==> design/flow/config.mk <==
export PLATFORM = sky130hd
export DESIGN_NAME = cfg_test_top
export DESIGN_NICKNAME = cfg_test_top
export VERILOG_FILES = /design/flow/design.v
export SDC_FILE = /design/flow/constraint.sdc
export NUM_CORES = 4
export LEC_CHECK = 0
export CAP_MARGIN = 10
export CELL_PAD_IN_SITES_DETAIL_PLACEMENT = 1
export CORE_ASPECT_RATIO = 1.65
export CORE_MARGIN = 4
export CORE_UTILIZATION = 60
export CTS_CLUSTER_SIZE = 27
export GPL_TIMING_DRIVEN = 0
export MAX_ROUTING_LAYER = met5
export SETUP_SLACK_MARGIN = 0.72
export SLEW_MARGIN = 25
==> design/flow/constraint.sdc <==
create_clock -name core_clock -period 3.45 [get_ports {clk}]
set_input_delay 0.6900 -clock core_clock [delete_from_list [all_inputs] [get_ports {clk}]]
set_output_delay 0.6900 -clock core_clock [all_outputs]
set_load 0.01 [all_outputs]
==> design/flow/design.v <==
module cfg_count_stat  #(
    parameter DATA_WIDTH = 1 
)(
    input                     clk,
    input                     rstn,
    input                     rd_count_mode,      
    input                     sample_mode,        
    input                     rd,
    input    [DATA_WIDTH-1:0] data_in,
    input                     data_in_vld,
    input                     wr,                 
    input    [31:0]           wr_data,
    output  reg [31:0]        data_out 
);
reg [31:0] data_tmp;
reg  data_in_r;
always @ (posedge clk)
begin
    if (!rstn)
        data_in_r <= 0;
    else
        data_in_r <= data_in;
end
always @ (posedge clk)
begin
    if (!rstn)
        data_out <= 0;
    else if(rd)begin
        if (sample_mode)
            if (data_in_vld)
                data_out <= data_tmp + data_in;
            else
                data_out <= data_tmp;
        else
            data_out <= data_tmp ;
    end
end
always @ (posedge clk)
begin
    if (!rstn)
        data_tmp <= 0;
    else if (wr)
        data_tmp <= wr_data;
    else if(data_in_vld)begin
        case ({rd,rd_count_mode,sample_mode})
        3'b000: data_tmp <= data_tmp + (data_in && !data_in_r);
        3'b001: data_tmp <= data_tmp + data_in;
        3'b010: data_tmp <= data_tmp + (data_in && !data_in_r);
        3'b011: data_tmp <= data_tmp + data_in;
        3'b100: data_tmp <= 0; 
        3'b101: data_tmp <= 0;
        3'b110: data_tmp <= data_tmp + (data_in && !data_in_r);
        3'b111: data_tmp <= data_tmp + data_in;
        endcase
    end
    else if (rd && !rd_count_mode) begin
        data_tmp <= 0;
    end
end
endmodule
module cfg#(
    parameter ADDR_WIDTH = 32,
    parameter DATA_WIDTH = 32
)(
    input                             clk          ,
    input                             rstn         ,
    input        [ADDR_WIDTH - 1 : 0] addr         ,
    input        [DATA_WIDTH - 1 : 0] wdata        ,
    output  reg  [DATA_WIDTH - 1 : 0] rdata        ,
    output  reg                       rdata_vld    ,
    input                             wr           ,
    input                             rd           ,
    output  reg  [DATA_WIDTH - 1 : 0] addr_0_2     ,
    output  reg  [DATA_WIDTH - 1 : 0] addr_0_3     ,
    output  reg  [DATA_WIDTH - 1 : 0] addr_0_4     ,
    output  reg  [DATA_WIDTH - 1 : 0] addr_1_0     ,
    output  reg  [DATA_WIDTH - 1 : 0] addr_1_1     ,
    output  reg  [DATA_WIDTH - 1 : 0] addr_1_2     ,
    output  reg  [DATA_WIDTH - 1 : 0] addr_1_3     ,
    output  reg  [DATA_WIDTH - 1 : 0] addr_1_4     ,
    input        [DATA_WIDTH - 1 : 0] addr_2_0     ,
    input        [DATA_WIDTH - 1 : 0] addr_2_1     ,
    input        [DATA_WIDTH - 1 : 0] addr_2_2     ,
    input        [DATA_WIDTH - 1 : 0] addr_2_3      
);
localparam  RD_COUNT_MODE_0   = 6'h0  ;   
localparam  SAMPLE_MODE_0   = 6'h1  ;   
localparam  ADDR_0_2   = 6'h2  ;   
localparam  ADDR_0_3   = 6'h3  ;   
localparam  ADDR_0_4   = 6'h4  ;   
localparam  ADDR_1_0   = 6'h10  ;   
localparam  ADDR_1_1   = 6'h11  ;   
localparam  ADDR_1_2   = 6'h12  ;   
localparam  ADDR_1_3   = 6'h13  ;   
localparam  ADDR_1_4   = 6'h14  ;   
localparam  ADDR_2_0   = 6'h20  ;   
localparam  ADDR_2_1   = 6'h21  ;   
localparam  ADDR_2_2   = 6'h22  ;   
localparam  ADDR_2_3   = 6'h23  ;   
reg rd_count_mode;
reg sample_mode;
reg rdata_vld_r ;
reg rd_r;
reg [31:0]  addr_r;
reg [DATA_WIDTH - 1 : 0] addr_2_3_cnt;      
always @ (posedge clk)
begin
    rd_r <= rd ;
    addr_r   <= addr ;
end
always @ (posedge clk)
begin
    rdata_vld_r <= rd ;
    rdata_vld   <= rdata_vld_r ;
end
always @ (posedge clk)
begin
    if (!rstn)begin
        rd_count_mode  <= 1'h0 ;
        sample_mode  <= 1'h0 ;
        addr_0_2  <= 32'h0 ;
        addr_0_3  <= 32'h0 ;
        addr_0_4  <= 32'h0 ;
        addr_1_0  <= 32'h0 ;
        addr_1_1  <= 32'h0 ;
        addr_1_2  <= 32'h0 ;
        addr_1_3  <= 32'h0 ;
        addr_1_4  <= 32'h0 ;
    end
    else if (wr) begin
        case (addr[5:0])
            RD_COUNT_MODE_0 :
                rd_count_mode <= wdata[0] ;
            SAMPLE_MODE_0 :
                sample_mode <= wdata[0] ;
            ADDR_0_2 :
                addr_0_2 <= wdata ;
            ADDR_0_3 :
                addr_0_3 <= wdata ;
            ADDR_0_4 :
                addr_0_4 <= wdata ;
            ADDR_1_0 :
                addr_1_0 <= wdata ;
            ADDR_1_1 :
                addr_1_1 <= wdata ;
            ADDR_1_2 :
                addr_1_2 <= wdata ;
            ADDR_1_3 :
                addr_1_3 <= wdata ;
            ADDR_1_4 :
                addr_1_4 <= wdata ;
        endcase
    end
end
always @ (posedge clk)
begin
    if (!rstn) begin
        rdata <= 32'b0;
    end
    else if (rd_r) begin
        case (addr_r[5:0])
            RD_COUNT_MODE_0:
                rdata <= {31'b0,rd_count_mode};
            SAMPLE_MODE_0:
                rdata <= {31'b0,sample_mode};
            ADDR_0_2:
                rdata <= addr_0_2;
            ADDR_0_3:
                rdata <= addr_0_3;
            ADDR_0_4:
                rdata <= addr_0_4;
            ADDR_1_0:
                rdata <= addr_1_0;
            ADDR_1_1:
                rdata <= addr_1_1;
            ADDR_1_2:
                rdata <= addr_1_2;
            ADDR_1_3:
                rdata <= addr_1_3;
            ADDR_1_4:
                rdata <= addr_1_4;
            ADDR_2_0:
                rdata <= addr_2_0;
            ADDR_2_1:
                rdata <= addr_2_1;
            ADDR_2_2:
                rdata <= addr_2_2;
            ADDR_2_3:
                rdata <= addr_2_3_cnt;
            default :
                rdata <= 32'hf0f0f0f0;
        endcase
    end
end
wire addr_2_3_rd;
assign addr_2_3_rd = (addr[5:0] == ADDR_2_3 ) ? rd : 1'b0;
cfg_count_stat  addr_2_3_stat(
    .clk(clk),
    .rstn(rstn),
    .rd_count_mode(rd_count_mode),
    .sample_mode(sample_mode),
    .rd(addr_2_3_rd),
    .data_in(addr_2_3[0]),
    .data_in_vld(1'b1),
    .wr(wr && (addr[5:0] == ADDR_2_3)),
    .wr_data(wdata),
    .data_out(addr_2_3_cnt) 
);
endmodule
module cfg_test#(
    parameter DATA_WIDTH = 32
)(
    input clk,
    input rstn,
    input        [DATA_WIDTH - 1 : 0] in_0_2     ,
    input        [DATA_WIDTH - 1 : 0] in_0_3     ,
    input        [DATA_WIDTH - 1 : 0] in_0_4     ,
    input        [DATA_WIDTH - 1 : 0] in_1_0     ,
    input        [DATA_WIDTH - 1 : 0] in_1_1     ,
    input        [DATA_WIDTH - 1 : 0] in_1_2     ,
    input        [DATA_WIDTH - 1 : 0] in_1_3     ,
    input        [DATA_WIDTH - 1 : 0] in_1_4     ,
    output       [DATA_WIDTH - 1 : 0] out_2_0     ,
    output       [DATA_WIDTH - 1 : 0] out_2_1     ,
    output       [DATA_WIDTH - 1 : 0] out_2_2     ,
    output       [DATA_WIDTH - 1 : 0] out_2_3      
);
reg [18:0] cnt;
reg [31:0] reg_0_2;
reg [31:0] reg_2_0;
assign out_2_1 = 1'b1;
assign out_2_2 = 1'b0;
assign out_2_0 = reg_2_0;
always @ (posedge clk)
begin
    if (!rstn)
        reg_0_2 <= 0;
    else
        reg_0_2 <= in_0_2;
end
always @ (posedge clk)
begin
    if (!rstn)
        reg_2_0 <= 0;
    else
        reg_2_0 <= reg_0_2 + 1;
end
always @ (posedge clk)
begin
    if (!rstn)
        cnt <= 0;
    else 
        cnt <= cnt +1;
end
assign out_2_3 = (cnt <100) ? 1'b0 :1'b1;
endmodule
module cfg_test_top(
    input clk ,
    input rstn ,
    input        [32 - 1 : 0] addr         ,
    input        [32 - 1 : 0] wdata        ,
    output       [32 - 1 : 0] rdata        ,
    output                    rdata_vld    ,
    input                     wr           ,
    input                     rd            
);
wire [31:0] in_0_2   ;
wire [31:0] in_0_3   ;
wire [31:0] in_0_4   ;
wire [31:0] in_1_0   ;
wire [31:0] in_1_1   ;
wire [31:0] in_1_2   ;
wire [31:0] in_1_3   ;
wire [31:0] in_1_4   ;
wire [31:0] out_2_0  ;
wire [31:0] out_2_1  ;
wire [31:0] out_2_2  ;
wire [31:0] out_2_3  ;
cfg_test cfg_test_u0(
    .clk        ( clk       ),
    .rstn       ( rstn      ),
    .in_0_2     ( in_0_2    ),
    .in_0_3     ( in_0_3    ),
    .in_0_4     ( in_0_4    ),
    .in_1_0     ( in_1_0    ),
    .in_1_1     ( in_1_1    ),
    .in_1_2     ( in_1_2    ),
    .in_1_3     ( in_1_3    ),
    .in_1_4     ( in_1_4    ),
    .out_2_0    ( out_2_0   ),
    .out_2_1    ( out_2_1   ),
    .out_2_2    ( out_2_2   ),
    .out_2_3    ( out_2_3   )  
);
cfg cfg_u0(
    .clk          (clk         ),
    .rstn         (rstn        ),
    .addr         (addr        ),
    .wdata        (wdata       ),
    .rdata        (rdata       ),
    .rdata_vld    (rdata_vld   ),
    .wr           (wr          ),
    .rd           (rd          ),
    .addr_0_2     (in_0_2     ),
    .addr_0_3     (in_0_3     ),
    .addr_0_4     (in_0_4     ),
    .addr_1_0     (in_1_0     ),
    .addr_1_1     (in_1_1     ),
    .addr_1_2     (in_1_2     ),
    .addr_1_3     (in_1_3     ),
    .addr_1_4     (in_1_4     ),
    .addr_2_0     (out_2_0    ),
    .addr_2_1     (out_2_1    ),
    .addr_2_2     (out_2_2    ),
    .addr_2_3     (out_2_3    ) 
);
endmodule
==> design/flow/run.sh <==
#!/bin/bash
# the make line also repeats each setting of config.mk as NAME=value (left out here)
make -C /OpenROAD-flow-scripts/flow DESIGN_CONFIG=/design/flow/config.mk WORK_HOME=/design/flow/orfs CLKGATE_MAP_FILE= finish
==> Slide: Implementation Results, run 1 <==
Key Metrics from the Run

Global routing
  – Grt ovf: 8
  – Overall routing resource usage: 0.743

Die
  – FP Core Util: 0.610
  – Row cnt: 83
  – Die Span Y: 237 um
  – IO Pins: 101
  – Chip footprint: 34,700 um2
  – Core area: 31,200 um2
  – Die width: 147 um

Clock network
  – Root buffer cell: clkbuf_16
  – CTS max path bufs: 3
  – Clock Sinks: 446
  – Number of H-tree levels: 2
  – Total CTS buffers: 41

Synthesis
  – Synth Warn #: 3
  – Yosys xor share: 0.0360
  – Commonest flop: dfxtp_1
  – Count leader, synth: nand2_1
  – Compound-cell area share of the yosys netlist: 0.194
  – Sequential share of the synthesized area: 0.470
  – Yosys cell types: 65
  – # Cells Yosys: 2,352
  – And+or+nand+nor area frac: 0.243
  – Top cells, area: dfxtp_1 (47%), nand2_1 (12%), a21oi_1 (7.5%)
  – FA/HA/MAJ Cells, Area Fraction: 0.00395
  – Mapped cell area: 19,000 um2
  – Avg Inst Size Synth: 8.08 um2
  – Post-synth EDFFs: 0
  – Mapped Nets: 2,426
  – YS chip area: 19,000 um2
  – Ys flops: 446
  – Most frequent cells after synthesis: nand2_1 (587), dfxtp_1 (446), a21oi_1 (284)
  – Fraction of registers with async set/reset: 0
  – Comb area leader: simple AND/OR/NAND/NOR gates
  – Area leader share: 0.470
  – Mapped Cells: 2,352
  – Area fraction in mux cells: 0.00507
  – Cell taking the most area after synthesis: dfxtp_1

Placed design
  – IO Port Bufs: 43
  – GPL Wtd Cong: 1.01
  – Placed insts: 2,777
  – DP Wirelength: 59,100 um

Outcome
  – Stopped at: global routing (5_1_grt)
  – Status: did not finish
  – Error msg: [ERROR GRT-0116] Global routing finished with congestion. Check the congestion regions in the DRC Viewer.
==> per-layer routing <==
metal,GRT usage,overflow
met1,0.733,0
met2,0.923,1
met3,0.547,0
met4,0.795,7
met5,0.246,0
==> stage by stage <==
stage                     utilization  hold WS (ns)  worst slack (ns)  power, mW  instance area [um2]
after CTS                       0.695         0.464             0.656       10.4                21700
after detailed placement        0.639         0.444            -0.507       5.78                19900
after global placement          0.639         0.437            -0.299       5.76                19900
after floorplan                     -         0.329              1.13       5.54                19000
==> repair_timing <==
item | in CTS
pin swaps | 7
hold buffers | 0
endpoints found under the hold margin | 0
gates resized | 106
endpoints found under the setup margin | 328
buffers inserted | 7
==> run 2, diff against run 1 <==
CAP_MARGIN = 20   (was 10)
CELL_PAD_IN_SITES_DETAIL_PLACEMENT = default   (was 1)
CORE_ASPECT_RATIO = default   (was 1.65)
CORE_MARGIN = 2   (was 4)
CORE_UTILIZATION = 40   (was 60)
CTS_CLUSTER_SIZE = default   (was 27)
GPL_ROUTABILITY_DRIVEN = 0   (was default)
GPL_TIMING_DRIVEN = default   (was 0)
MAX_ROUTING_LAYER = default   (was met5)
SETUP_SLACK_MARGIN = 1.09   (was 0.72)
SLEW_MARGIN = 20   (was 25)
clock period = 5.0 ns   (was 3.45 ns; I/O delays follow)
==> Slide: Implementation Results, run 2 <==
Physical Implementation Snapshot

Final timing
  – Worst slew pin tran: 1.07 ns
  – Max_slew headroom: 0.290
  – Final Cycle Share: 0.656
  – Final min period: 3.28 ns
  – F_max: 0.305 GHz
  – Setup TNS: 0 ns
  – Unrepaired setup endpoints after global routing: false
  – # setup viols final: 0
  – Clock Skew: 0.0138 ns
  – Max-slew violations: 0
  – Final hold violation count: 0

Synthesis
  – YS chip area: 19,000 um2 (unchanged)
  – Yosys cell types: 65 (unchanged)
  – Sequential share of the synthesized area: 0.470 (unchanged)
  – And+or+nand+nor area frac: 0.243 (unchanged)
  – Cell taking the most area after synthesis: dfxtp_1 (unchanged)
  – Compound-cell area share of the yosys netlist: 0.194 (unchanged)
  – Mapped Cells: 2,352 (unchanged)
  – Fraction of registers with async set/reset: 0 (unchanged)
  – Mapped cell area: 19,000 um2 (unchanged)
  – Most frequent cells after synthesis: nand2_1 (587), dfxtp_1 (446), a21oi_1 (284) (unchanged)
  – Commonest flop: dfxtp_1 (unchanged)
  – FA/HA/MAJ Cells, Area Fraction: 0.00395 (unchanged)
  – Area fraction in mux cells: 0.00507 (unchanged)
  – # Cells Yosys: 2,352 (unchanged)
  – Count leader, synth: nand2_1 (unchanged)
  – Comb area leader: simple AND/OR/NAND/NOR gates (unchanged)
  – Post-synth EDFFs: 0 (unchanged)
  – Mapped Nets: 2,426 (unchanged)
  – Ys flops: 446 (unchanged)
  – Yosys xor share: 0.0360 (unchanged)
  – Top cells, area: dfxtp_1 (47%), nand2_1 (12%), a21oi_1 (7.5%) (unchanged)
  – Area leader share: 0.470 (unchanged)
  – Synth Warn #: 3 (unchanged)
  – Avg Inst Size Synth: 8.08 um2 (unchanged)

Power
  – Seq pwr: 3.61 mW
  – LEAKAGE: 7.01 nW
  – Comb group: 294 uW
  – Internal power: 5.60 mW
  – Peak VDD IR: 225 uV
  – Clk. pwr: 3.41 mW
  – Top pwr grp: registers
  – Combinational share of power: 0.040
  – NetSw: 1.71 mW
  – Clock network power share: 0.466
  – Register share of total power: 0.493
  – P per Cell Area: 340 nW/um2
  – Switching Share: 0.234

Placed design
  – IO Port Bufs: 74 (was 43)
  – DP Wirelength: 41,100 um (was 59,100 um)
  – Placed insts: 2,862 (was 2,777)

Critical path
  – CP Max Fanout: 11
  – Worst path depth: 7
  – RR Endpoint: cfg_u0.rdata[26]$_SDFFE_PN0P_
  – Type of origin of the critical path: flop
  – CP max stage cell: a2111oi_0
  – Logic depth of the worst register-to-register path: 7
  – CP peak stage delay: 0.90 ns
  – Worst-path cell chain: nor4_1 > buf_4 > and2_1 > buf_4 > a2111oi_0 > nand4_1 > a22o_1
  – R2R Path Start: cfg_u0.addr_r[3]$_DFF_P_
  – Critical Path End: cfg_u0.rdata[26]$_SDFFE_PN0P_
  – Critical path buffer and inverter count: 2
  – Critical path type: flop to flop
  – Critical Path Source: cfg_u0.addr_r[3]$_DFF_P_
  – Worst path top cell family by delay: AND-OR/OR-AND gates
  – R2r setup slk: 1.72 ns
  – Top cell by count, worst path: buf_4
  – CP Capture Type: flop
  – Crit path DAT: 3.75 ns
  – Crit path DRT: 5.47 ns

Global routing
  – Global Route met3 Usage: 0.0412
  – Overall routing resource usage: 0.267
  – Initial antenna violation count: 1
  – Global route hottest layer: met2
  – First-pass GRT wire length: 101,000 um
  – Grt ovf: 0
  – Largest net degree at the start of global routing: 149
  – Vias in the first global route: 16,448
  – GRT met2 Usage: 0.450
  – Grt met1 use: 0.345

Cells and area
  – Fin nets: 2,379
  – Final cell utilization of the core: 0.460
  – Post-route insts no fill: 2,945
  – Synth-to-Final Area Change: 13.2%

Clock network
  – Root buffer cell: clkbuf_16 (unchanged)
  – Total CTS buffers: 48 (was 41)
  – Worst-path clk slew: 0.06 ns
  – Setup Buffers After CTS: 0 (was 7)
  – Hold Buf Count CTS: 0 (unchanged)
  – CTS tree: yes
  – Worst-Skew Late Latency: 0.59 ns
  – Clock Sinks: 446 (unchanged)
  – CTS resizes: 0 (was 106)
  – CTS max path bufs: 3 (unchanged)
  – Number of H-tree levels: 2 (unchanged)

Die
  – Core area: 46,800 um2 (was 31,200 um2)
  – Die width: 222 um (was 147 um)
  – FP Core Util: 0.406 (was 0.610)
  – Die Span Y: 222 um (was 237 um)
  – IO Pins: 101 (unchanged)
  – Chip footprint: 49,200 um2 (was 34,700 um2)
  – Row cnt: 79 (was 83)

Job
  – OpenROAD warning count: 56
  – Max-cap violations: 0

Outcome
  – Status: timing/DRC/antenna clean (was did not finish)

Routing
  – DR iter-0 viols: 1,752
  – Routed len/inst: 22.6 um
  – Pre-antenna DRT Iters: 6
  – DRT antenna net count: 0
  – Vias per inst: 5.91
  – WL final: 66,700 um
  – Detailed-route via count: 17,417
  – DRC viols: 0
  – Diode count: 0

Min path
  – HP Class: flop to flop
  – Hold endpoint: cfg_u0.addr_1_0[8]$_SDFFE_PN0P_
  – Hold path start: cfg_u0.addr_1_0[8]$_SDFFE_PN0P_
  – Hold path depth: 2
## run 2: per-layer routing
metal / wire, um / vias to the layer above
met5: 0 / -
met1: 27600 / 8413
li1: - / 8111
met3: 5480 / 147
met4: 2340 / 0
met2: 31200 / 746
## run 2: area by class of cell
cell class	instances	area [um2]
sequential	446	8930
timing repair buffer	121	1130
tap	607	759
fill	4517	25200
clock buffer	67	1350
multi-input combinational	1681	9190
clock inverter	16	118
inverter	7	33.8
## run 2: metrics by stage
step	power [mW]	worst slack, ns	hold WS [ns]	instance area [um2]
2_1_floorplan	3.82	2.64	0.329	19000
3_3_place_gp	3.97	1.47	0.437	20000
4_1_cts	7.35	1.95	0.450	21500
6_report	7.31	1.72	0.451	21500
3_5_place_dp	3.97	1.41	0.442	20000
5_1_grt	7.51	1.69	0.467	21500
==> run 3, diff against run 2 <==
ABC_AREA = 0   (was default)
CELL_PAD_IN_SITES_GLOBAL_PLACEMENT = 2   (was default)
CORE_UTILIZATION = 29   (was 40)
CTS_CLUSTER_DIAMETER = 31   (was default)
CTS_CLUSTER_SIZE = 91   (was default)
GPL_TIMING_DRIVEN = 1   (was default)
HOLD_SLACK_MARGIN = 0.01   (was default)
MAX_ROUTING_LAYER = met5   (was default)
PLACE_DENSITY = 0.76   (was default)
SETUP_SLACK_MARGIN = default   (was 1.09)
SLEW_MARGIN = 30   (was 20)
clock period = 2.08 ns   (was 5.0 ns; I/O delays follow)
==> Slide: Implementation Results, run 3 <==
Physical Implementation Snapshot

Outcome
  – Status: finished with violations (was timing/DRC/antenna clean)
  – SO Faults: setup timing

Synthesis
  – Avg Inst Size Synth: 8.08 um2 (unchanged)
  – Yosys cell types: 65 (unchanged)
  – YS chip area: 19,000 um2 (unchanged)
  – Synth Warn #: 3 (unchanged)
  – Comb area leader: simple AND/OR/NAND/NOR gates (unchanged)
  – Fraction of registers with async set/reset: 0 (unchanged)
  – Mapped cell area: 19,000 um2 (unchanged)
  – FA/HA/MAJ Cells, Area Fraction: 0.00395 (unchanged)
  – Post-synth EDFFs: 0 (unchanged)
  – Yosys xor share: 0.0360 (unchanged)
  – And+or+nand+nor area frac: 0.243 (unchanged)
  – Area fraction in mux cells: 0.00507 (unchanged)
  – Most frequent cells after synthesis: nand2_1 (587), dfxtp_1 (446), a21oi_1 (284) (unchanged)
  – Mapped Nets: 2,426 (unchanged)
  – Mapped Cells: 2,352 (unchanged)
  – Count leader, synth: nand2_1 (unchanged)
  – Cell taking the most area after synthesis: dfxtp_1 (unchanged)
  – Compound-cell area share of the yosys netlist: 0.194 (unchanged)
  – # Cells Yosys: 2,352 (unchanged)
  – Top cells, area: dfxtp_1 (47%), nand2_1 (12%), a21oi_1 (7.5%) (unchanged)
  – Sequential share of the synthesized area: 0.470 (unchanged)
  – Commonest flop: dfxtp_1 (unchanged)
  – Ys flops: 446 (unchanged)
  – Area leader share: 0.470 (unchanged)

Power
  – Switching Share: 0.224 (was 0.234)
  – Comb group: 928 uW (was 294 uW)
  – Seq pwr: 8.70 mW (was 3.61 mW)
  – Top pwr grp: the clock network (was registers)
  – Peak VDD IR: 622 uV (was 225 uV)
  – Clock network power share: 0.652 (was 0.466)
  – P per Cell Area: 982 nW/um2 (was 340 nW/um2)
  – LEAKAGE: 10.1 nW (was 7.01 nW)
  – Register share of total power: 0.314 (was 0.493)
  – Tot Pwr: 27.7 mW (was 7.31 mW)
  – Internal power: 21.5 mW (was 5.60 mW)
  – Combinational share of power: 0.033 (was 0.040)
  – NetSw: 6.20 mW (was 1.71 mW)
  – Clk. pwr: 18.1 mW (was 3.41 mW)

Clock network
  – CTS max path bufs: 3 (unchanged)
  – CTS tree: yes (unchanged)
  – Total CTS buffers: 112 (was 48)
  – Worst-Skew Late Latency: 0.69 ns (was 0.59 ns)
  – Number of H-tree levels: 3 (was 2)
  – Worst-path clk slew: 0.04 ns (was 0.06 ns)
  – Clock Sinks: 446 (unchanged)
  – Root buffer cell: clkbuf_16 (unchanged)

Final timing
  – Final min period: 2.38 ns (was 3.28 ns)
  – Max-slew violations: 0 (unchanged)
  – Max_slew headroom: 0.398 (was 0.290)
  – Final worst-path setup slack: -0.297 ns (was 1.72 ns)
  – Worst slew pin tran: 0.895 ns (was 1.07 ns)
  – Clock Skew: 0.0795 ns (was 0.0138 ns)
  – Final hold violation count: 0 (unchanged)
  – Final Cycle Share: 1.14 (was 0.656)
  – F_max: 0.421 GHz (was 0.305 GHz)
  – # setup viols final: 48 (was 0)
  – Hold WS: 0.190 ns (was 0.451 ns)
  – Unrepaired setup endpoints after global routing: true (was false)

Critical path
  – Worst path depth: 12 (was 7)
  – Critical Path Source: cfg_test_u0.cnt[18]$_SDFF_PN0_ (was cfg_u0.addr_r[3]$_DFF_P_)
  – CP peak stage delay: 0.36 ns (was 0.90 ns)
  – CP Capture Type: flop (unchanged)
  – Critical Path End: cfg_u0.addr_2_3_stat.data_tmp[4]$_SDFF_PN0_ (was cfg_u0.rdata[26]$_SDFFE_PN0P_)
  – RR Endpoint: cfg_u0.addr_2_3_stat.data_tmp[4]$_SDFF_PN0_ (was cfg_u0.rdata[26]$_SDFFE_PN0P_)
  – Critical path type: flop to flop (unchanged)
  – Worst path top cell family by delay: simple AND/OR/NAND/NOR gates (was AND-OR/OR-AND gates)
  – Crit path DRT: 2.57 ns (was 5.47 ns)
  – Logic depth of the worst register-to-register path: 12 (was 7)
  – Worst-path cell chain: nor4_4 > o2111ai_4 > nor2b_4 > ha_4 > ha_4 > mux2i_4 > buf_6 > buf_6 > nor2_1 > xor2_1 > a22oi_1 > nor2_1 (was nor4_1 > buf_4 > and2_1 > buf_4 > a2111oi_0 > nand4_1 > a22o_1)
  – R2r setup slk: -0.30 ns (was 1.72 ns)
  – Crit path DAT: 2.87 ns (was 3.75 ns)
  – Critical path buffer and inverter count: 2 (unchanged)
  – CP max stage cell: nor4_4 (was a2111oi_0)
  – R2R Path Start: cfg_test_u0.cnt[18]$_SDFF_PN0_ (was cfg_u0.addr_r[3]$_DFF_P_)
  – Type of origin of the critical path: flop (unchanged)
  – CP Max Fanout: 3 (was 11)

Routing
  – Pre-antenna DRT Iters: 7 (was 6)
  – Detailed-route via count: 18,899 (was 17,417)
  – WL final: 78,100 um (was 66,700 um)
  – DRC viols: 0 (unchanged)
  – Routed len/inst: 21.8 um (was 22.6 um)
  – Vias per inst: 5.28 (was 5.91)
  – DR iter-0 viols: 1,644 (was 1,752)
  – DRT antenna net count: 0 (unchanged)

Global routing
  – First-pass GRT wire length: 114,000 um (was 101,000 um)
  – Grt ovf: 0 (unchanged)
  – Initial antenna violation count: 0 (was 1)
  – Vias in the first global route: 18,543 (was 16,448)
  – Overall routing resource usage: 0.222 (was 0.267)
  – Largest net degree at the start of global routing: 96 (was 149)

Cells and area
  – Post-route insts no fill: 3,578 (was 2,945)
  – Synth-to-Final Area Change: 48.5% (was 13.2%)
  – Fin nets: 2,701 (was 2,379)
  – Cell area after layout: 28,200 um2 (was 21,500 um2)

Min path
  – HP Class: input port to flop (was flop to flop)
  – Hold path depth: 3 (was 2)
  – Hold path start: rstn (was cfg_u0.addr_1_0[8]$_SDFFE_PN0P_)
  – Hold endpoint: cfg_u0.addr_2_3_stat.data_tmp[20]$_SDFF_PN0_ (was cfg_u0.addr_1_0[8]$_SDFFE_PN0P_)

Die
  – Chip footprint: 67,600 um2 (was 49,200 um2)
  – FP Core Util: 0.294 (was 0.406)
  – IO Pins: 101 (unchanged)
  – Die width: 260 um (was 222 um)
  – Row cnt: 93 (was 79)
  – Core area: 64,600 um2 (was 46,800 um2)
  – Die Span Y: 260 um (was 222 um)

Placed design
  – DP Wirelength: 49,100 um (was 41,100 um)
  – Placed cell area: 22,600 um2 (was 20,000 um2)
  – Placed insts: 3,328 (was 2,862)
  – IO Port Bufs: 74 (unchanged)

Job
  – Max-cap violations: 0 (unchanged)
  – OpenROAD warning count: 55 (was 56)
-- run 3: per-stage QoR --
stage / TNS [ns] / utilization / worst slack, ns
2_1_floorplan: -0.136 / - / -0.0259
3_3_place_gp: -51.70 / 0.350 / -0.371
3_5_place_dp: -54.26 / 0.350 / -0.419
4_1_cts: -7.85 / 0.421 / -0.258
5_1_grt: -14.17 / 0.437 / -0.394
6_report: -8.46 / 0.437 / -0.297
-- run 3: repair_timing --
item,4_1_cts,5_1_grt
hold buffers,0,0
cloned,2,7
pin swaps,59,108
buffers inserted,14,23
resized,111,149
endpoints found under the setup margin,93,101
-- run 3: final cells by class --
| type | instances | area, um2 |
|---|---|---|
| fill | 6192 | 36400 |
| multi-input combinational | 1682 | 10200 |
| sequential | 446 | 8950 |
| timing repair buffer | 378 | 3910 |
| clock buffer | 154 | 3230 |
| tap | 855 | 1070 |
| clock inverter | 54 | 767 |
| inverter | 7 | 33.8 |
| antenna | 2 | 5.00 |
-- run 3: per-layer routing --
metal	wire, um	global-route usage	up-vias	share of wire
li1	-	-	8816	-
met1	34000	0.292	9252	0.44
met2	37100	0.370	688	0.47
met3	4900	0.0327	143	0.063
met4	2130	0.0771	0	0.027
met5	0	0	-	0
==> run 4, diff against run 3 <==
ABC_AREA = 1   (was 0)
CORE_UTILIZATION = 40   (was 29)
GPL_ROUTABILITY_DRIVEN = 1   (was 0)
GPL_TIMING_DRIVEN = 0   (was 1)
MAX_ROUTING_LAYER = default   (was met5)
SLEW_MARGIN = 20   (was 30)
clock period = 5.0 ns   (was 2.08 ns; I/O delays follow)
==> Slide: Implementation Results, run 4 <==
Physical Implementation Snapshot

Outcome
  – Status: timing/DRC/antenna clean (was finished with violations)

Placed design
  – DP Wirelength: 68,300 um (was 49,100 um)
  – IO Port Bufs: 59 (was 74)
  – GPL Wtd Cong: 0.932
  – Place WS: 1.14 ns (was -0.419 ns)
  – Placed cell area: 21,900 um2 (was 22,600 um2)
  – Placed insts: 3,772 (was 3,328)

Power
  – Comb group: 409 uW (was 928 uW)
  – Internal power: 8.96 mW (was 21.5 mW)
  – NetSw: 2.61 mW (was 6.20 mW)
  – Seq pwr: 3.63 mW (was 8.70 mW)
  – Register share of total power: 0.314 (about the same)
  – Clk. pwr: 7.53 mW (was 18.1 mW)
  – Peak VDD IR: 284 uV (was 622 uV)
  – P per Cell Area: 448 nW/um2 (was 982 nW/um2)
  – Clock network power share: 0.651 (was 0.652)
  – Combinational share of power: 0.035 (was 0.033)
  – Switching Share: 0.225 (was 0.224)
  – Tot Pwr: 11.6 mW (was 27.7 mW)
  – LEAKAGE: 10.6 nW (was 10.1 nW)
  – Top pwr grp: the clock network (unchanged)

Final timing
  – Max-slew violations: 0 (unchanged)
  – Unrepaired setup endpoints after global routing: false (was true)
  – Final worst-path setup slack: 1.34 ns (was -0.297 ns)
  – Worst slew pin tran: 1.17 ns (was 0.895 ns)
  – Max_slew headroom: 0.221 (was 0.398)
  – # setup viols final: 0 (was 48)
  – Final min period: 3.66 ns (was 2.38 ns)
  – Final Cycle Share: 0.732 (was 1.14)
  – Setup TNS: 0 ns (was -8.46 ns)
  – Clock Skew: 0.0278 ns (was 0.0795 ns)
  – F_max: 0.273 GHz (was 0.421 GHz)
  – Hold WS: 0.352 ns (was 0.190 ns)
  – Final hold violation count: 0 (unchanged)

Job
  – Max-cap violations: 0 (unchanged)
  – OpenROAD warning count: 54 (was 55)

Clock network
  – Hold Buf Count CTS: 0 (unchanged)
  – Total CTS buffers: 106 (was 112)
  – Root buffer cell: clkbuf_16 (unchanged)
  – CTS resizes: 0 (was 111)
  – CTS tree: yes (unchanged)
  – Setup Buffers After CTS: 0 (was 14)
  – Worst-path clk slew: 0.05 ns (was 0.04 ns)
  – Number of H-tree levels: 3 (unchanged)
  – CTS max path bufs: 3 (unchanged)
  – Worst-Skew Late Latency: 0.66 ns (was 0.69 ns)
  – Clock Sinks: 446 (unchanged)

Synthesis
  – Synth Warn #: 3 (unchanged)
  – YS chip area: 20,500 um2 (was 19,000 um2)
  – Commonest flop: dfxtp_1 (unchanged)
  – Top cells, area: dfxtp_1 (44%), nand2_1 (11%), o21ai_0 (8.8%) (was dfxtp_1 (47%), nand2_1 (12%), a21oi_1 (7.5%))
  – Mapped Cells: 3,041 (was 2,352)
  – Count leader, synth: nand2_1 (unchanged)
  – Mapped cell area: 20,500 um2 (was 19,000 um2)
  – Compound-cell area share of the yosys netlist: 0.176 (was 0.194)
  – Avg Inst Size Synth: 6.73 um2 (was 8.08 um2)
  – Fraction of registers with async set/reset: 0 (unchanged)
  – # Cells Yosys: 3,041 (was 2,352)
  – Post-synth EDFFs: 0 (unchanged)
  – And+or+nand+nor area frac: 0.276 (was 0.243)
  – Mapped Nets: 3,115 (was 2,426)
  – Area fraction in mux cells: 0 (was 0.00507)
  – Sequential share of the synthesized area: 0.436 (was 0.470)
  – Most frequent cells after synthesis: nand2_1 (593), nor2_1 (481), dfxtp_1 (446) (was nand2_1 (587), dfxtp_1 (446), a21oi_1 (284))
  – FA/HA/MAJ Cells, Area Fraction: 0.00367 (was 0.00395)
  – Yosys cell types: 41 (was 65)
  – Ys flops: 446 (unchanged)
  – Area leader share: 0.436 (was 0.470)
  – Yosys xor share: 0.00728 (was 0.0360)
  – Cell taking the most area after synthesis: dfxtp_1 (unchanged)
  – Comb area leader: simple AND/OR/NAND/NOR gates (unchanged)

Critical path
  – Crit path DRT: 5.53 ns (was 2.57 ns)
  – Worst path depth: 13 (was 12)
  – R2r setup slk: 1.34 ns (was -0.30 ns)
  – Critical path buffer and inverter count: 1 (was 2)
  – Top cell by count, worst path: nand2_1
  – Type of origin of the critical path: flop (unchanged)
  – Worst path top cell family by delay: AND-OR/OR-AND gates (was simple AND/OR/NAND/NOR gates)
  – CP max stage cell: o2111ai_1 (was nor4_4)
  – CP Max Fanout: 7 (was 3)
  – Crit path DAT: 4.19 ns (was 2.87 ns)
  – Worst-path cell chain: nand2_1 > o2111ai_1 > ha_1 > ha_1 > nand2_1 > nor2_4 > nand2_1 > nor2_1 > nand2_1 > nand3_1 > o21ai_0 > o21ai_0 > inv_1 (was nor4_4 > o2111ai_4 > nor2b_4 > ha_4 > ha_4 > mux2i_4 > buf_6 > buf_6 > nor2_1 > xor2_1 > a22oi_1 > nor2_1)
  – Critical Path End: cfg_u0.addr_2_3_stat.data_out[12]$_SDFFE_PN0P_ (was cfg_u0.addr_2_3_stat.data_tmp[4]$_SDFF_PN0_)
  – Logic depth of the worst register-to-register path: 13 (was 12)
  – RR Endpoint: cfg_u0.addr_2_3_stat.data_out[12]$_SDFFE_PN0P_ (was cfg_u0.addr_2_3_stat.data_tmp[4]$_SDFF_PN0_)
  – Critical Path Source: cfg_test_u0.cnt[5]$_SDFF_PN0_ (was cfg_test_u0.cnt[18]$_SDFF_PN0_)
  – CP peak stage delay: 0.90 ns (was 0.36 ns)
  – CP Capture Type: flop (unchanged)
  – Critical path type: flop to flop (unchanged)
  – R2R Path Start: cfg_test_u0.cnt[5]$_SDFF_PN0_ (was cfg_test_u0.cnt[18]$_SDFF_PN0_)

Die
  – Die Span Y: 230 um (was 260 um)
  – Core area: 50,400 um2 (was 64,600 um2)
  – Row cnt: 82 (was 93)
  – Chip footprint: 53,000 um2 (was 67,600 um2)
  – Die width: 230 um (was 260 um)
  – IO Pins: 101 (unchanged)
  – FP Core Util: 0.406 (was 0.294)

Global routing
  – First-pass GRT wire length: 133,000 um (was 114,000 um)
  – Vias in the first global route: 20,506 (was 18,543)
  – Grt ovf: 0 (unchanged)
  – Initial antenna violation count: 6 (was 0)
  – Overall routing resource usage: 0.342 (was 0.222)
  – Largest net degree at the start of global routing: 16 (was 96)

Routing
  – Highest routed layer: met5 (was met4)
  – Vias per inst: 5.44 (was 5.28)
  – DRC viols: 0 (unchanged)
  – Met3 WL post-DR: 7860 um (was 4900 um)
  – Met1 Wirelength: 39,000 um (was 34,000 um)
  – Routed len/inst: 23.0 um (was 21.8 um)
  – Pre-antenna DRT Iters: 5 (was 7)
  – DRT antenna net count: 0 (unchanged)
  – DR iter-0 viols: 2,196 (was 1,644)
  – WL final: 91,400 um (was 78,100 um)
  – Met2 WL post-DR: 40,100 um (was 37,100 um)
  – Detailed-route via count: 21,583 (was 18,899)

Min path
  – Hold path start: cfg_u0.rdata_vld_r$_DFF_P_ (was rstn)
  – Hold path depth: 0 (was 3)
  – HP Class: flop to flop (was input port to flop)
  – Hold endpoint: cfg_u0.rdata_vld$_DFF_P_ (was cfg_u0.addr_2_3_stat.data_tmp[20]$_SDFF_PN0_)

Cells and area
  – Synth-to-Final Area Change: 26.2% (was 48.5%)
  – Post-route insts no fill: 3,969 (was 3,578)
  – Final cell utilization of the core: 0.513 (was 0.437)
  – Fin nets: 3,282 (was 2,701)
  – Cell area after layout: 25,800 um2 (was 28,200 um2)
==> run 4: metal layers <==
metal / GRT usage / vias up
met2: 0.536 / 1027
met4: 0.170 / 2
met5: 0 / -
met3: 0.0585 / 214
met1: 0.453 / 10187
li1: - / 10153
==> run 4: layout make-up <==
class,instances,area (um2)
antenna,2,5.00
buffer,165,741
clock buffer,139,2980
clock inverter,56,942
fill,5080,24600
inverter,351,1320
multi-input combinational,2079,9480
sequential,446,8930
tap,672,841
timing repair buffer,59,591
==> run 5, diff against run 4 <==
CELL_PAD_IN_SITES_GLOBAL_PLACEMENT = default   (was 2)
CORE_UTILIZATION = 41   (was 40)
CTS_CLUSTER_DIAMETER = default   (was 31)
CTS_CLUSTER_SIZE = 12   (was 91)
GPL_ROUTABILITY_DRIVEN = default   (was 1)
GPL_TIMING_DRIVEN = default   (was 0)
HOLD_SLACK_MARGIN = default   (was 0.01)
MAX_ROUTING_LAYER = met5   (was default)
MIN_ROUTING_LAYER = met1   (was default)
PLACE_DENSITY = default   (was 0.76)
PLACE_DENSITY_LB_ADDON = 0.2   (was default)
SETUP_SLACK_MARGIN = -0.09   (was default)
SLEW_MARGIN = 35   (was 20)
clock period = 4.17 ns   (was 5.0 ns; I/O delays follow)
==> Slide: Implementation Results, run 5 <==
Physical Implementation Snapshot

Outcome
  – Status: timing/DRC/antenna clean (unchanged)

Synthesis
  – Most frequent cells after synthesis: nand2_1 (593), nor2_1 (481), dfxtp_1 (446) (unchanged)
  – Mapped cell area: 20,500 um2 (unchanged)
  – Mapped Nets: 3,115 (unchanged)
  – Area leader share: 0.436 (unchanged)
  – Avg Inst Size Synth: 6.73 um2 (unchanged)
  – Yosys xor share: 0.00728 (unchanged)
  – Mapped Cells: 3,041 (unchanged)
  – Compound-cell area share of the yosys netlist: 0.176 (unchanged)
  – And+or+nand+nor area frac: 0.276 (unchanged)
  – Comb area leader: simple AND/OR/NAND/NOR gates (unchanged)
  – Synth Warn #: 3 (unchanged)
  – Count leader, synth: nand2_1 (unchanged)
  – YS chip area: 20,500 um2 (unchanged)
  – Area fraction in mux cells: 0 (unchanged)
  – Top cells, area: dfxtp_1 (44%), nand2_1 (11%), o21ai_0 (8.8%) (unchanged)
  – Yosys cell types: 41 (unchanged)
  – Cell taking the most area after synthesis: dfxtp_1 (unchanged)
  – Fraction of registers with async set/reset: 0 (unchanged)
  – Sequential share of the synthesized area: 0.436 (unchanged)
  – Commonest flop: dfxtp_1 (unchanged)
  – Post-synth EDFFs: 0 (unchanged)
  – Ys flops: 446 (unchanged)
  – FA/HA/MAJ Cells, Area Fraction: 0.00367 (unchanged)
  – # Cells Yosys: 3,041 (unchanged)

Power
  – NetSw: 2.13 mW (was 2.61 mW)
  – Internal power: 7.15 mW (was 8.96 mW)
  – Switching Share: 0.229 (was 0.225)
  – Clk. pwr: 4.52 mW (was 7.53 mW)
  – Tot Pwr: 9.27 mW (was 11.6 mW)
  – Combinational share of power: 0.045 (was 0.035)
  – P per Cell Area: 399 nW/um2 (was 448 nW/um2)
  – Comb group: 414 uW (was 409 uW)
  – Register share of total power: 0.467 (was 0.314)
  – Clock network power share: 0.488 (was 0.651)
  – LEAKAGE: 9.29 nW (was 10.6 nW)
  – Top pwr grp: the clock network (unchanged)
  – Seq pwr: 4.33 mW (was 3.63 mW)
  – Peak VDD IR: 285 uV (was 284 uV)

Job
  – OpenROAD warning count: 55 (was 54)
  – Max-cap violations: 0 (unchanged)

Critical path
  – R2r setup slk: 0.94 ns (was 1.34 ns)
  – CP peak stage delay: 0.67 ns (was 0.90 ns)
  – Top cell by count, worst path: nand2_1 (unchanged)
  – Crit path DRT: 4.66 ns (was 5.53 ns)
  – Worst path depth: 15 (was 13)
  – Worst path top cell family by delay: simple AND/OR/NAND/NOR gates (was AND-OR/OR-AND gates)
  – CP Capture Type: flop (unchanged)
  – Critical Path End: cfg_u0.addr_2_3_stat.data_tmp[28]$_SDFF_PN0_ (was cfg_u0.addr_2_3_stat.data_out[12]$_SDFFE_PN0P_)
  – Crit path DAT: 3.71 ns (was 4.19 ns)
  – Worst-path cell chain: nand2_1 > o2111ai_1 > nand2_1 > inv_1 > ha_1 > ha_1 > nand2_1 > nor2_1 > nand2_1 > nor2_1 > nand3_1 > nand3_1 > nand3_1 > nand2_1 > inv_1 (was nand2_1 > o2111ai_1 > ha_1 > ha_1 > nand2_1 > nor2_4 > nand2_1 > nor2_1 > nand2_1 > nand3_1 > o21ai_0 > o21ai_0 > inv_1)
  – Type of origin of the critical path: flop (unchanged)
  – R2R Path Start: cfg_test_u0.cnt[5]$_SDFF_PN0_ (unchanged)
  – Critical path type: flop to flop (unchanged)
  – CP max stage cell: o2111ai_1 (unchanged)
  – Critical path buffer and inverter count: 2 (was 1)
  – Logic depth of the worst register-to-register path: 15 (was 13)
  – CP Max Fanout: 5 (was 7)
  – Critical Path Source: cfg_test_u0.cnt[5]$_SDFF_PN0_ (unchanged)
  – RR Endpoint: cfg_u0.addr_2_3_stat.data_tmp[28]$_SDFF_PN0_ (was cfg_u0.addr_2_3_stat.data_out[12]$_SDFFE_PN0P_)

Routing
  – DRC viols: 0 (unchanged)
  – Detailed-route via count: 19,842 (was 21,583)
  – Met3 WL post-DR: 4370 um (was 7860 um)
  – WL final: 70,300 um (was 91,400 um)
  – Highest routed layer: met4 (was met5)
  – DR iter-0 viols: 1,853 (was 2,196)
  – Vias per inst: 5.32 (was 5.44)
  – Pre-antenna DRT Iters: 7 (was 5)
  – DRT antenna net count: 0 (unchanged)
  – Met1 Wirelength: 31,300 um (was 39,000 um)
  – Met2 WL post-DR: 31,400 um (was 40,100 um)
  – Routed len/inst: 18.8 um (was 23.0 um)

Final timing
  – Clock Skew: 0.0201 ns (was 0.0278 ns)
  – # setup viols final: 0 (unchanged)
  – Worst slew pin tran: 0.920 ns (was 1.17 ns)
  – Final hold violation count: 0 (unchanged)
  – F_max: 0.310 GHz (was 0.273 GHz)
  – Setup TNS: 0 ns (unchanged)
  – Unrepaired setup endpoints after global routing: false (unchanged)
  – Max-slew violations: 0 (unchanged)
  – Max_slew headroom: 0.385 (was 0.221)
  – Final Cycle Share: 0.774 (was 0.732)
  – Final min period: 3.23 ns (was 3.66 ns)

Cells and area
  – Fin nets: 3,105 (was 3,282)
  – Cell area after layout: 23,200 um2 (was 25,800 um2)
  – Synth-to-Final Area Change: 13.5% (was 26.2%)

Die
  – Core area: 49,200 um2 (was 50,400 um2)
  – Chip footprint: 51,700 um2 (was 53,000 um2)
  – Die Span Y: 227 um (was 230 um)
  – FP Core Util: 0.416 (was 0.406)
  – IO Pins: 101 (unchanged)
  – Die width: 227 um (was 230 um)
  – Row cnt: 81 (was 82)

Placed design
  – DP Wirelength: 47,600 um (was 68,300 um)
  – Placed cell area: 21,600 um2 (was 21,900 um2)
  – GPL Wtd Cong: 0.887 (was 0.932)
  – IO Port Bufs: 74 (was 59)

Clock network
  – Setup Buffers After CTS: 0 (unchanged)
  – Number of H-tree levels: 2 (was 3)
  – CTS resizes: 0 (unchanged)
  – Total CTS buffers: 49 (was 106)
  – Worst-path clk slew: 0.06 ns (was 0.05 ns)
  – CTS tree: yes (unchanged)
  – Hold Buf Count CTS: 0 (unchanged)
  – Clock Sinks: 446 (unchanged)
  – Root buffer cell: clkbuf_16 (unchanged)
  – CTS max path bufs: 3 (unchanged)
  – Worst-Skew Late Latency: 0.59 ns (was 0.66 ns)

Global routing
  – Initial antenna violation count: 0 (was 6)
  – Vias in the first global route: 18,585 (was 20,506)
  – Overall routing resource usage: 0.274 (was 0.342)
  – Largest net degree at the start of global routing: 139 (was 16)
  – First-pass GRT wire length: 109,000 um (was 133,000 um)
  – Grt ovf: 0 (unchanged)

Min path
  – Hold path depth: 2 (was 0)
  – Hold path start: cfg_u0.addr_0_2[7]$_SDFFE_PN0P_ (was cfg_u0.rdata_vld_r$_DFF_P_)
  – Hold endpoint: cfg_test_u0.reg_0_2[7]$_SDFF_PN0_ (was cfg_u0.rdata_vld$_DFF_P_)
  – HP Class: flop to flop (unchanged)
[run 5: cell type report]
class | instances | area [um2]
inverters | 351 | 1330
clock inverters | 12 | 235
diodes | 2 | 5.00
repair buffers | 104 | 995
flip-flops and latches | 446 | 8930
clock buffers | 74 | 1420
multi-input cells | 2079 | 9490
well taps | 664 | 831
fillers | 5009 | 25900
[run 5: routing by layer]
metal,up-vias,global-route usage
met5,-,0
met4,0,0.117
met3,155,0.0303
met2,665,0.443
met1,9277,0.370
li1,9745,-
[run 5: metrics by stage]
stage,cells,setup WS [ns],hold slack [ns],util
after floorplan,3041,1.91,0.329,-
after global placement,3644,0.962,0.419,0.439
after detailed placement,3644,0.934,0.423,0.439
after CTS,3730,0.983,0.431,0.473
after global routing,3730,0.781,0.456,0.473
final,3732,0.944,0.429,0.473
==> run 6, diff against run 5 <==
ABC_AREA = 0   (was 1)
CELL_PAD_IN_SITES_GLOBAL_PLACEMENT = 2   (was default)
CORE_UTILIZATION = 29   (was 41)
CTS_CLUSTER_DIAMETER = 31   (was default)
CTS_CLUSTER_SIZE = 91   (was 12)
GPL_ROUTABILITY_DRIVEN = 0   (was default)
GPL_TIMING_DRIVEN = 1   (was default)
HOLD_SLACK_MARGIN = 0.01   (was default)
MAX_ROUTING_LAYER = met4   (was met5)
MIN_ROUTING_LAYER = default   (was met1)
PLACE_DENSITY = 0.76   (was default)
PLACE_DENSITY_LB_ADDON = default   (was 0.2)
SETUP_SLACK_MARGIN = default   (was -0.09)
SLEW_MARGIN = 30   (was 35)
clock period = 5.0 ns   (was 4.17 ns; I/O delays follow)
==> Slide: Implementation Results, run 6 <==
Physical Implementation Snapshot

Power
  – Comb group: 304 uW (was 414 uW)
  – Clk. pwr: 7.47 mW (was 4.52 mW)
  – Combinational share of power: 0.027 (was 0.045)
  – Tot Pwr: 11.4 mW (was 9.27 mW)
  – NetSw: 2.44 mW (was 2.13 mW)
  – Internal power: 8.96 mW (was 7.15 mW)
  – Peak VDD IR: 282 uV (was 285 uV)
  – Seq pwr: 3.62 mW (was 4.33 mW)
  – LEAKAGE: 8.19 nW (was 9.29 nW)
  – Top pwr grp: the clock network (unchanged)
  – Register share of total power: 0.318 (was 0.467)
  – P per Cell Area: 470 nW/um2 (was 399 nW/um2)
  – Clock network power share: 0.656 (was 0.488)
  – Switching Share: 0.214 (was 0.229)

Clock network
  – Clock Sinks: 446 (unchanged)
  – CTS tree: yes (unchanged)
  – CTS max path bufs: 3 (unchanged)
  – Hold Buf Count CTS: 0 (unchanged)
  – Worst-path clk slew: 0.04 ns (was 0.06 ns)
  – Setup Buffers After CTS: 0 (unchanged)
  – CTS resizes: 0 (unchanged)
  – Total CTS buffers: 107 (was 49)
  – Worst-Skew Late Latency: 0.64 ns (was 0.59 ns)
  – Number of H-tree levels: 3 (was 2)
  – Root buffer cell: clkbuf_16 (unchanged)

Synthesis
  – Mapped Nets: 2,426 (was 3,115)
  – Most frequent cells after synthesis: nand2_1 (587), dfxtp_1 (446), a21oi_1 (284) (was nand2_1 (593), nor2_1 (481), dfxtp_1 (446))
  – Commonest flop: dfxtp_1 (unchanged)
  – Mapped Cells: 2,352 (was 3,041)
  – Cell taking the most area after synthesis: dfxtp_1 (unchanged)
  – And+or+nand+nor area frac: 0.243 (was 0.276)
  – Mapped cell area: 19,000 um2 (was 20,500 um2)
  – Sequential share of the synthesized area: 0.470 (was 0.436)
  – Yosys xor share: 0.0360 (was 0.00728)
  – Fraction of registers with async set/reset: 0 (unchanged)
  – Top cells, area: dfxtp_1 (47%), nand2_1 (12%), a21oi_1 (7.5%) (was dfxtp_1 (44%), nand2_1 (11%), o21ai_0 (8.8%))
  – Area leader share: 0.470 (was 0.436)
  – Synth Warn #: 3 (unchanged)
  – Compound-cell area share of the yosys netlist: 0.194 (was 0.176)
  – Yosys cell types: 65 (was 41)
  – Ys flops: 446 (unchanged)
  – Avg Inst Size Synth: 8.08 um2 (was 6.73 um2)
  – Comb area leader: simple AND/OR/NAND/NOR gates (unchanged)
  – FA/HA/MAJ Cells, Area Fraction: 0.00395 (was 0.00367)
  – # Cells Yosys: 2,352 (was 3,041)
  – Post-synth EDFFs: 0 (unchanged)
  – YS chip area: 19,000 um2 (was 20,500 um2)
  – Area fraction in mux cells: 0.00507 (was 0)
  – Count leader, synth: nand2_1 (unchanged)

Final timing
  – # setup viols final: 0 (unchanged)
  – Hold WS: 0.447 ns (was 0.429 ns)
  – Clock Skew: 0.0187 ns (was 0.0201 ns)
  – Unrepaired setup endpoints after global routing: false (unchanged)
  – Max_slew headroom: 0.266 (was 0.385)
  – Worst slew pin tran: 1.07 ns (was 0.920 ns)
  – Final min period: 3.15 ns (was 3.23 ns)
  – Max-slew violations: 0 (unchanged)
  – F_max: 0.318 GHz (was 0.310 GHz)
  – Final Cycle Share: 0.630 (was 0.774)
  – Setup TNS: 0 ns (unchanged)
  – Final hold violation count: 0 (unchanged)

Critical path
  – CP max stage cell: nor3_1 (was o2111ai_1)
  – Logic depth of the worst register-to-register path: 9 (was 15)
  – Critical path type: flop to flop (unchanged)
  – Critical Path End: cfg_u0.addr_2_3_stat.data_out[26]$_SDFFE_PN0P_ (was cfg_u0.addr_2_3_stat.data_tmp[28]$_SDFF_PN0_)
  – CP Max Fanout: 6 (was 5)
  – RR Endpoint: cfg_u0.addr_2_3_stat.data_out[26]$_SDFFE_PN0P_ (was cfg_u0.addr_2_3_stat.data_tmp[28]$_SDFF_PN0_)
  – CP peak stage delay: 0.53 ns (was 0.67 ns)
  – R2r setup slk: 1.85 ns (was 0.94 ns)
  – Worst path top cell family by delay: simple AND/OR/NAND/NOR gates (unchanged)
  – Critical Path Source: cfg_test_u0.cnt[5]$_SDFF_PN0_ (unchanged)
  – R2R Path Start: cfg_test_u0.cnt[5]$_SDFF_PN0_ (unchanged)
  – Worst path depth: 9 (was 15)
  – Critical path buffer and inverter count: 0 (was 2)
  – Crit path DAT: 3.69 ns (was 3.71 ns)
  – Worst-path cell chain: nand2_1 > o2111ai_1 > ha_1 > ha_1 > nand2_1 > nor3_1 > nor4b_1 > xnor2_1 > a211oi_1 (was nand2_1 > o2111ai_1 > nand2_1 > inv_1 > ha_1 > ha_1 > nand2_1 > nor2_1 > nand2_1 > nor2_1 > nand3_1 > nand3_1 > nand3_1 > nand2_1 > inv_1)
  – Crit path DRT: 5.55 ns (was 4.66 ns)
  – Type of origin of the critical path: flop (unchanged)
  – CP Capture Type: flop (unchanged)

Min path
  – HP Class: flop to flop (unchanged)
  – Hold path depth: 2 (unchanged)
  – Hold endpoint: cfg_u0.addr_1_2[0]$_SDFFE_PN0P_ (was cfg_test_u0.reg_0_2[7]$_SDFF_PN0_)
  – Hold path start: cfg_u0.addr_1_2[0]$_SDFFE_PN0P_ (was cfg_u0.addr_0_2[7]$_SDFFE_PN0P_)

Routing
  – DRT antenna net count: 0 (unchanged)
  – Routed len/inst: 22.4 um (was 18.8 um)
  – Pre-antenna DRT Iters: 6 (was 7)
  – Vias per inst: 5.35 (was 5.32)
  – WL final: 74,300 um (was 70,300 um)
  – Detailed-route via count: 17,735 (was 19,842)
  – DRC viols: 0 (unchanged)
  – DR iter-0 viols: 1,649 (was 1,853)

Die
  – Die width: 260 um (was 227 um)
  – Row cnt: 93 (was 81)
  – Core area: 64,600 um2 (was 49,200 um2)
  – Die Span Y: 260 um (was 227 um)
  – Chip footprint: 67,600 um2 (was 51,700 um2)
  – FP Core Util: 0.294 (was 0.416)
  – IO Pins: 101 (unchanged)

Cells and area
  – Final cell utilization of the core: 0.376 (was 0.473)
  – Flop area: 8930 um2 (about the same)
  – Area of the multi-input gates: 9200 um2 (was 9490 um2)
  – Synth-to-Final Area Change: 27.7% (was 13.5%)
  – Fill cells: 6,550 (was 5,009)
  – Fin nets: 2,439 (was 3,105)

Global routing
  – Overall routing resource usage: 0.225 (was 0.274)
  – Initial antenna violation count: 1 (was 0)
  – First-pass GRT wire length: 110,000 um (was 109,000 um)
  – Grt ovf: 0 (unchanged)
  – Largest net degree at the start of global routing: 103 (was 139)
  – Vias in the first global route: 17,354 (was 18,585)

Job
  – Max-cap violations: 0 (unchanged)
  – OpenROAD warning count: 55 (unchanged)

Placed design
  – DP Wirelength: 45,600 um (was 47,600 um)
  – IO Port Bufs: 74 (unchanged)

Outcome
  – Status: timing/DRC/antenna clean (unchanged)
-- run 6: metal layers --
metal  up-vias  part of all wire  GRT usage  wire, um
met5         -                 0          -         0
met4         0             0.032     0.0829      2350
met3       174             0.068     0.0378      5080
met2       653              0.45      0.344     33600
met1      8616              0.45      0.298     33200
li1       8292                 -          -         -
-- run 6: per-stage QoR --
| stage | area (um2) | worst slack [ns] | instances |
|---|---|---|---|
| after CTS | 24200 | 1.89 | 3310 |
| after global routing | 24200 | 1.60 | 3310 |
| after detailed placement | 20300 | 1.44 | 3111 |
| after floorplan | 19000 | 2.64 | 2352 |
| final | 24300 | 1.85 | 3312 |
| after global placement | 20300 | 1.47 | 3111 |
-- run 6: final cells by class --
type,count,share of cell area
well taps,855,0.0441
multi-input cells,1681,0.379
repair buffers,122,0.0457
clock inverters,58,0.0350
inverters,7,0.00139
clock buffers,141,0.126
flip-flops and latches,446,0.368
diodes,2,0.000206
==> run 7, diff against run 6 <==
ABC_AREA = 1   (was 0)
CAP_MARGIN = 10   (was 20)
CELL_PAD_IN_SITES_DETAIL_PLACEMENT = 2   (was default)
CELL_PAD_IN_SITES_GLOBAL_PLACEMENT = 3   (was 2)
CORE_ASPECT_RATIO = 0.96   (was default)
CORE_MARGIN = 4   (was 2)
CORE_UTILIZATION = 60   (was 29)
CTS_CLUSTER_DIAMETER = 39   (was 31)
CTS_CLUSTER_SIZE = 27   (was 91)
GPL_TIMING_DRIVEN = 0   (was 1)
HOLD_SLACK_MARGIN = default   (was 0.01)
PLACE_DENSITY = default   (was 0.76)
SLEW_MARGIN = 5   (was 30)
TNS_END_PERCENT = 25   (was default)
clock period = 3.45 ns   (was 5.0 ns; I/O delays follow)
==> Slide: Implementation Results, run 7 <==
Key Metrics from the Run

Synthesis
  – Mapped Cells: 3,041 (was 2,352)
  – Sequential share of the synthesized area: 0.436 (was 0.470)
  – Area leader share: 0.436 (was 0.470)
  – YS chip area: 20,500 um2 (was 19,000 um2)
  – Post-synth EDFFs: 0 (unchanged)
  – Comb area leader: simple AND/OR/NAND/NOR gates (unchanged)
  – Synth Warn #: 3 (unchanged)
  – Mapped cell area: 20,500 um2 (was 19,000 um2)
  – Fraction of registers with async set/reset: 0 (unchanged)
  – Most frequent cells after synthesis: nand2_1 (593), nor2_1 (481), dfxtp_1 (446) (was nand2_1 (587), dfxtp_1 (446), a21oi_1 (284))
  – Count leader, synth: nand2_1 (unchanged)
  – Cell taking the most area after synthesis: dfxtp_1 (unchanged)
  – Compound-cell area share of the yosys netlist: 0.176 (was 0.194)
  – Ys flops: 446 (unchanged)
  – Top cells, area: dfxtp_1 (44%), nand2_1 (11%), o21ai_0 (8.8%) (was dfxtp_1 (47%), nand2_1 (12%), a21oi_1 (7.5%))
  – Yosys cell types: 41 (was 65)
  – Commonest flop: dfxtp_1 (unchanged)
  – FA/HA/MAJ Cells, Area Fraction: 0.00367 (was 0.00395)
  – # Cells Yosys: 3,041 (was 2,352)
  – Avg Inst Size Synth: 6.73 um2 (was 8.08 um2)
  – Mapped Nets: 3,115 (was 2,426)
  – Area fraction in mux cells: 0 (was 0.00507)
  – Yosys xor share: 0.00728 (was 0.0360)
  – And+or+nand+nor area frac: 0.276 (was 0.243)

Outcome
  – Error msg: [ERROR GPL-0301] Utilization 151.332 % exceeds 100%.
  – Status: did not finish (was timing/DRC/antenna clean)
  – Stopped at: global placement without I/O (3_1_place_gp_skip_io)

Die
  – FP Core Util: 0.615 (was 0.294)
  – Die width: 196 um (was 260 um)
  – Die Span Y: 189 um (was 260 um)
  – Chip footprint: 37,100 um2 (was 67,600 um2)
  – Core area: 33,300 um2 (was 64,600 um2)
  – Row cnt: 65 (was 93)
==> run 8, diff against run 7 <==
CAP_MARGIN = 35   (was 10)
CELL_PAD_IN_SITES_DETAIL_PLACEMENT = default   (was 2)
CELL_PAD_IN_SITES_GLOBAL_PLACEMENT = default   (was 3)
CORE_ASPECT_RATIO = default   (was 0.96)
CORE_MARGIN = 2   (was 4)
CORE_UTILIZATION = 72   (was 60)
CTS_CLUSTER_DIAMETER = default   (was 39)
CTS_CLUSTER_SIZE = 78   (was 27)
GPL_ROUTABILITY_DRIVEN = default   (was 0)
GPL_TIMING_DRIVEN = default   (was 0)
MAX_ROUTING_LAYER = default   (was met4)
SLEW_MARGIN = 20   (was 5)
TNS_END_PERCENT = default   (was 25)
clock period = 3.5 ns   (was 3.45 ns; I/O delays follow)
==> Slide: Implementation Results, run 8 <==
Physical Implementation Snapshot

Outcome
  – Status: timing/DRC/antenna clean (was did not finish)

Synthesis
  – Most frequent cells after synthesis: nand2_1 (593), nor2_1 (481), dfxtp_1 (446) (unchanged)
  – Sequential share of the synthesized area: 0.436 (unchanged)
  – Commonest flop: dfxtp_1 (unchanged)
  – Compound-cell area share of the yosys netlist: 0.176 (unchanged)
  – Synth Warn #: 3 (unchanged)
  – Area leader share: 0.436 (unchanged)
  – Mapped Cells: 3,041 (unchanged)
  – Count leader, synth: nand2_1 (unchanged)
  – Yosys xor share: 0.00728 (unchanged)
  – YS chip area: 20,500 um2 (unchanged)
  – Yosys cell types: 41 (unchanged)
  – Cell taking the most area after synthesis: dfxtp_1 (unchanged)
  – FA/HA/MAJ Cells, Area Fraction: 0.00367 (unchanged)
  – Top cells, area: dfxtp_1 (44%), nand2_1 (11%), o21ai_0 (8.8%) (unchanged)
  – Post-synth EDFFs: 0 (unchanged)
  – Mapped cell area: 20,500 um2 (unchanged)
  – Fraction of registers with async set/reset: 0 (unchanged)
  – Comb area leader: simple AND/OR/NAND/NOR gates (unchanged)
  – And+or+nand+nor area frac: 0.276 (unchanged)
  – Ys flops: 446 (unchanged)
  – Area fraction in mux cells: 0 (unchanged)
  – Mapped Nets: 3,115 (unchanged)
  – Avg Inst Size Synth: 6.73 um2 (unchanged)
  – # Cells Yosys: 3,041 (unchanged)

Critical path
  – Critical path buffer and inverter count: 3
  – Worst path top cell family by delay: simple AND/OR/NAND/NOR gates
  – RR Endpoint: cfg_u0.addr_2_3_stat.data_tmp[28]$_SDFF_PN0_
  – Critical Path End: cfg_u0.addr_2_3_stat.data_tmp[28]$_SDFF_PN0_
  – Crit path DAT: 3.44 ns
  – CP peak stage delay: 0.38 ns
  – CP Max Fanout: 5
  – Critical path type: flop to flop
  – Type of origin of the critical path: flop
  – Worst path depth: 17
  – CP max stage cell: dfxtp_1
  – Crit path DRT: 3.98 ns
  – R2R Path Start: cfg_test_u0.cnt[5]$_SDFF_PN0_
  – Worst-path cell chain: nand2_1 > o2111ai_1 > buf_4 > nand2_1 > inv_1 > ha_1 > ha_1 > nand2_1 > nor2_1 > nand2_1 > nor2_1 > nand2_1 > nand2_1 > nand3_1 > nand3_1 > nand2_1 > inv_1
  – Top cell by count, worst path: nand2_1
  – Logic depth of the worst register-to-register path: 17
  – Critical Path Source: cfg_test_u0.cnt[5]$_SDFF_PN0_
  – CP Capture Type: flop
  – R2r setup slk: 0.54 ns

Routing
  – DRT antenna net count: 0
  – Vias per inst: 6.16
  – DRC viols: 0
  – Pre-antenna DRT Iters: 8
  – Detailed-route via count: 21,242
  – Routed len/inst: 19.7 um
  – WL final: 68,000 um
  – DR iter-0 viols: 3,157

Clock network
  – Root buffer cell: clkbuf_16
  – CTS max path bufs: 3
  – Clock Sinks: 446
  – CTS resizes: 0
  – Hold Buf Count CTS: 0
  – Worst-Skew Late Latency: 0.56 ns
  – Setup Buffers After CTS: 0
  – CTS tree: yes
  – Worst-path clk slew: 0.06 ns
  – Number of H-tree levels: 2
  – Total CTS buffers: 45

Placed design
  – Place WS: 0.627 ns
  – GPL Wtd Cong: 0.975
  – IO Port Bufs: 74
  – DP Wirelength: 42,900 um

Power
  – P per Cell Area: 479 nW/um2
  – NetSw: 2.47 mW
  – Switching Share: 0.225
  – Comb group: 505 uW
  – Internal power: 8.51 mW
  – Clock network power share: 0.484
  – Tot Pwr: 11.0 mW
  – LEAKAGE: 9.35 nW
  – Register share of total power: 0.470
  – Clk. pwr: 5.31 mW
  – Combinational share of power: 0.046
  – Top pwr grp: the clock network
  – Peak VDD IR: 517 uV
  – Seq pwr: 5.16 mW

Final timing
  – Final hold violation count: 0
  – Max-slew violations: 0
  – Setup TNS: 0 ns
  – Max_slew headroom: 0.347
  – Final worst-path setup slack: 0.537 ns
  – Clock Skew: 0.0267 ns
  – Final Cycle Share: 0.847
  – Worst slew pin tran: 0.977 ns
  – # setup viols final: 0
  – Final min period: 2.96 ns
  – F_max: 0.338 GHz
  – Unrepaired setup endpoints after global routing: false

Global routing
  – Grt ovf: 0
  – Vias in the first global route: 20,033
  – Overall routing resource usage: 0.445
  – Initial antenna violation count: 1
  – Largest net degree at the start of global routing: 157
  – First-pass GRT wire length: 106,000 um

Min path
  – Hold endpoint: cfg_test_u0.reg_0_2[18]$_SDFF_PN0_
  – HP Class: flop to flop
  – Hold path start: cfg_u0.addr_0_2[18]$_SDFFE_PN0P_
  – Hold path depth: 2

Die
  – FP Core Util: 0.735 (was 0.615)
  – Core area: 27,900 um2 (was 33,300 um2)
  – Row cnt: 61 (was 65)
  – Die Span Y: 173 um (was 189 um)
  – IO Pins: 101
  – Chip footprint: 29,800 um2 (was 37,100 um2)
  – Die width: 173 um (was 196 um)

Cells and area
  – Fill cells: 1,885
  – Flop area: 8930 um2
  – Final cell utilization of the core: 0.823
  – Area of the multi-input gates: 9480 um2
  – Fin nets: 3,107
  – Synth-to-Final Area Change: 12.1%

Job
  – Max-cap violations: 0
  – OpenROAD warning count: 60
-- run 8: cell type report --
class	instances	area share
Multi-Input combinational cell	2079	0.413
Clock inverter	16	0.0130
Clock buffer	65	0.0581
Antenna cell	1	0.000109
Inverter	351	0.0576
Sequential cell	446	0.389
Tap cell	378	0.0206
Timing Repair Buffer	110	0.0481
-- run 8: metal layers --
| layer | up-vias | share of wire | track usage |
|---|---|---|---|
| met4 | 2 | 0.078 | 0.292 |
| met3 | 378 | 0.13 | 0.0994 |
| met1 | 9624 | 0.36 | 0.559 |
| li1 | 9732 | - | - |
| met5 | - | 0.00015 | 0 |
| met2 | 1506 | 0.43 | 0.691 |
-- run 8: through the flow --
step	hold WS (ns)	std cells	cell area, um2
3_3_place_gp	0.419	3361	21200
4_1_cts	0.434	3442	22900
5_1_grt	0.447	3445	22900
6_report	0.434	3446	22900
2_1_floorplan	0.329	3041	20500
3_5_place_dp	0.421	3361	21200
Power is estimated from default activity; no workload was simulated.
